## top
module top(
    input wire clk,
    input wire reset,
    input wire [7:0] next_in,
    output wire [7:0] f
    );
Settings: LEC_CHECK=0, CAP_MARGIN=20, CELL_PAD_IN_SITES_DETAIL_PLACEMENT=1, CELL_PAD_IN_SITES_GLOBAL_PLACEMENT=1, CORE_MARGIN=2, CORE_UTILIZATION=42, CTS_CLUSTER_DIAMETER=133, CTS_CLUSTER_SIZE=20, GPL_ROUTABILITY_DRIVEN=0, GPL_TIMING_DRIVEN=1, MAX_ROUTING_LAYER=met4, SLEW_MARGIN=20; clock period 10.0 ns.
run.sh (not shown) runs the stock make flow with config.mk's settings and CLKGATE_MAP_FILE=.
The baseline finished with negative setup slack left.
Then changed:
- ABC_AREA: unset -> 1
- CELL_PAD_IN_SITES_GLOBAL_PLACEMENT: 1 -> 3
- CORE_ASPECT_RATIO: unset -> 0.5
- CTS_CLUSTER_DIAMETER: 133 -> 351
- CTS_CLUSTER_SIZE: 20 -> 98
- GPL_ROUTABILITY_DRIVEN: 0 -> unset
- GPL_TIMING_DRIVEN: 1 -> unset
- MAX_ROUTING_LAYER: met4 -> unset
- SLEW_MARGIN: 20 -> 35
- TNS_END_PERCENT: unset -> 30
=> With this change the flow completed without violations. Clock skew stays flat. Via count rose by 4.7%. Worst hold slack got worse by 0.027 ns. Power went down by 4.0%. Sequential cell count does not change. Synthesized area stays flat. Clock-buffer cell count rises by 5. Sequential share of layout area rises by 4.2 points. Global-route usage is lower by 0.44 points. Wire length falls by 0.63%. Synthesized cell count climbs by 29%.
Then changed:
- CELL_PAD_IN_SITES_GLOBAL_PLACEMENT: 3 -> 1
- CORE_ASPECT_RATIO: 0.5 -> 1.2
- CTS_CLUSTER_DIAMETER: 351 -> 133
- CTS_CLUSTER_SIZE: 98 -> 75
- GPL_ROUTABILITY_DRIVEN: unset -> 0
- GPL_TIMING_DRIVEN: unset -> 0
- MAX_ROUTING_LAYER: unset -> met4
- SETUP_SLACK_MARGIN: unset -> 1.59
- SLEW_MARGIN: 35 -> 20
- TNS_END_PERCENT: 30 -> 75
Result: Routed wire length grows by about 9%. Setup slack improved by 0.89 ns. Synthesized area stays the same. First-iteration DRC count grows by 2.9%. Cell area grows by about 15%. Register-to-register slack improved by 0.89 ns. Synthesized cell count does not change. Count of clock-buffer cells in the layout shrinks by 6.
Then changed:
- CTS_CLUSTER_SIZE: 75 -> 46
- SETUP_SLACK_MARGIN: 1.59 -> unset
- TNS_END_PERCENT: 75 -> 20
The new run ran to the end with no violations. Sequential power hardly moves. Clock skew grows by 0.0034 ns. First-iteration DRC count shrinks by 0.75%. Critical path depth increases by 3. Non-clock buffer count shrinks by 90. Total power shrinks by 0.55%. Cell area is lower by 13%. Utilization shrinks by 7.1 points. Flip-flop count is unchanged. Wire length shrinks by 6.7%. Register-to-register slack degrades by 0.75 ns.
Then changed:
- CELL_PAD_IN_SITES_DETAIL_PLACEMENT: 1 -> unset
- CORE_ASPECT_RATIO: 1.2 -> unset
- CTS_CLUSTER_DIAMETER: 133 -> 351
- CTS_CLUSTER_SIZE: 46 -> 98
- GPL_ROUTABILITY_DRIVEN: 0 -> unset
- GPL_TIMING_DRIVEN: 0 -> unset
- MAX_ROUTING_LAYER: met4 -> unset
- SLEW_MARGIN: 20 -> 35
- TNS_END_PERCENT: 20 -> 30
After rerunning: The new run finished clean. Sequential power stays flat. Sequential cell count is unchanged. Register-to-register slack hardly moves. Worst hold slack is worse by 0.0049 ns. Final area shrinks slightly. Final cell count decreases slightly.
Then changed:
- ABC_AREA: 1 -> unset
- CTS_CLUSTER_DIAMETER: 351 -> 133
- CTS_CLUSTER_SIZE: 98 -> 20
- SLEW_MARGIN: 35 -> 20
- TNS_END_PERCENT: 30 -> unset
Result: The new run completed and failed the layout checks on negative setup slack; total power rises by about 5.5%; die area hardly moves; routed wire length shrinks by about 3.4%; first-iteration DRC count goes up by 38%.

run 1:
Starting RTL as in the previous note.
clock: 7.55 ns
lec_check: 0
abc_area: 1
cap_margin: 20
core_margin: 2
core_utilization: 72
place_density_lb_addon: 0.02
slew_margin: 20
tns_end_percent: 10
Run 1 did not finish: a tool error stopped it during global routing (5_1_grt).
> inputs changed (run 1 -> run 2)
- PLACE_DENSITY_LB_ADDON: 0.02 -> 0.01
- SETUP_SLACK_MARGIN: unset -> 0.11
- TNS_END_PERCENT: 10 -> unset
- the clock period (ns, I/O delays scaled along): 7.55 -> 9.06
Results
Run 2: no failed stages, no open violations at the end
Diff run 2..run 1 | boundary pin count | unchanged
Relative to run 1, the total setup buffers inserted after CTS of run 2 is lower by 26.
Diff run 1 -> run 2: overall chip area about even; share of the core filled by cells before placement barely changed; number of placed instances with taps included shrank by 158.
Run 2 ended with less cell area reported after detailed placement than run 1.
Fraction of synthesis flops using an asynchronous set or reset pin: run 1 vs run 2 identical
Comparing worst slack after detailed placement for run 2 and run 1, the smaller number came from run 1.
Per the comparison of run 2 with run 1, number of nets produced by synthesis neither gained nor lost much; half-perimeter wire length of the detailed placement result lost 1400 µm; core box area neither gained nor lost much.
Input changes introduced in run 3 (baseline for comparison: run 2):
- ABC_AREA: 1 -> unset
- CORE_UTILIZATION: 72 -> 58
- PLACE_DENSITY_LB_ADDON: 0.01 -> unset
- SETUP_SLACK_MARGIN: 0.11 -> unset
- the clock period (ns, I/O delays scaled along): 9.06 -> 6.43
==> comparison <==
In terms of portion of the post-synthesis area used by sequential elements, run 3 and run 2 differ only marginally.
Run 3 ends up with a final cell area excluding filler cells that is about 17% higher than in run 2.
Summary of run 2 and run 3: one run falls short of a clean finish, namely run 3.
Although it ran to completion, run 3 produced a layout that fails the final checks because of setup timing.
NOTE: non-clock buffer count in run 3 exceeds that of run 2
Going from run 2 to run 3, post-route core utilization now smaller; number of setup buffers added after CTS now larger; clock network fraction of total power now smaller.
## Diff of input files: run 4 against run 3
- CTS_CLUSTER_SIZE: unset -> 15
- ABC_AREA: unset -> 1
- CORE_UTILIZATION: 58 -> 72
- PLACE_DENSITY: unset -> 0.84
- the clock period (ns, I/O delays scaled along): 6.43 -> 8.6
==> results <==
Across run 4 and run 3, no clean finish was achieved. STATUS run=run 4 STAGES=ALL_DONE FINAL_CHECKS=FAILED CAUSE=setup timing. Although it ran to completion, run 3 produced a layout that fails the final checks because of setup timing. Taking run 3 as the reference, in run 4 sequential power -about 26%, core utilization +11 points, total power -about 23%. For run 3, the capture point of the worst path was DP1.reg4.data[7], unlike run 4, where it was DP1.reg2.data[6]. Fraction of the mapped netlist area in compound gates, run 4 and run 3, lower one = run 4.
Inputs modified between run 4 and run 5:
- a deleted PLACE_DENSITY that had been 0.84
- a deleted CTS_CLUSTER_SIZE that had been 15
- a change of CORE_UTILIZATION from 72 to 40
- a deleted ABC_AREA that had been 1
- a change of the clock period (ns, I/O delays scaled along) from 8.6 to 12.0
==> comparison <==
- Run 5: full flow OK, the timing, DRC and antenna checks passed
- Number of tap cells added at floorplan went up by more than half going from run 4 to run 5.
- Compared with run 4, run 5 shows a multi-input combinational cell count that is 274 lower.
- Taking run 4 as the reference point, the clock-buffer cell count of run 5 rises by 3.
- Run comparison: run 5 destination of the critical timing path DP1.reg2.data[7]; run 4 destination of the critical timing path DP1.reg2.data[6]
- Compared with run 4, run 5 shows a fraction of power consumed by combinational cells that is 1.0 points lower.

before:
Starting RTL as in the previous note.
==> flow/config.mk <==
export PLATFORM = sky130hd
export DESIGN_NAME = top
export DESIGN_NICKNAME = top
export VERILOG_FILES = /design/flow/design.v
export SDC_FILE = /design/flow/constraint.sdc
export NUM_CORES = 4
export LEC_CHECK = 0
export CAP_MARGIN = 30
export CELL_PAD_IN_SITES_GLOBAL_PLACEMENT = 1
export CORE_ASPECT_RATIO = 0.92
export CORE_MARGIN = 2
export CORE_UTILIZATION = 72
export CTS_CLUSTER_DIAMETER = 54
export CTS_CLUSTER_SIZE = 61
export MAX_ROUTING_LAYER = met4
export PLACE_DENSITY = 0.36
export SETUP_SLACK_MARGIN = 1.86
export SLEW_MARGIN = 20
export TNS_END_PERCENT = 40
==> flow/constraint.sdc <==
create_clock -name core_clock -period 6.27 [get_ports {clk}]
set_input_delay 1.2540 -clock core_clock [delete_from_list [all_inputs] [get_ports {clk}]]
set_output_delay 1.2540 -clock core_clock [all_outputs]
set_load 0.01 [all_outputs]
The flow ended early for before: it failed with a tool error in global placement without I/O.
Input-level comparison between after and before:
- clearing CTS_CLUSTER_DIAMETER, which used to be 54
- clearing MAX_ROUTING_LAYER, which used to be met4
- clearing CTS_CLUSTER_SIZE, which used to be 61
- clearing PLACE_DENSITY, which used to be 0.36
- swapping 30 for 20 in CAP_MARGIN
- swapping 72 for 40 in CORE_UTILIZATION
- clearing TNS_END_PERCENT, which used to be 40
- clearing SETUP_SLACK_MARGIN, which used to be 1.86
- clearing CORE_ASPECT_RATIO, which used to be 0.92
- clearing CELL_PAD_IN_SITES_GLOBAL_PLACEMENT, which used to be 1
- swapping 6.27 for 10.7 in the clock period (ns, I/O delays scaled along)
Notes after the runs:
- Every stage of the flow completed for after, and the final layout passed the timing, DRC and antenna checks.
- Compared before against after; synthesized cell count within noise.
- after vs before: initial core utilization down
- Re die footprint: after is 77% up on before.
- Horizontal die size (higher): after
- Chip area from the yosys synthesis statistics came out exactly the same in before and after.
- Of after and before, it is after that has the higher die height.
- after ends up with higher row count than before does.
Power and IR drop assume default switching activity.
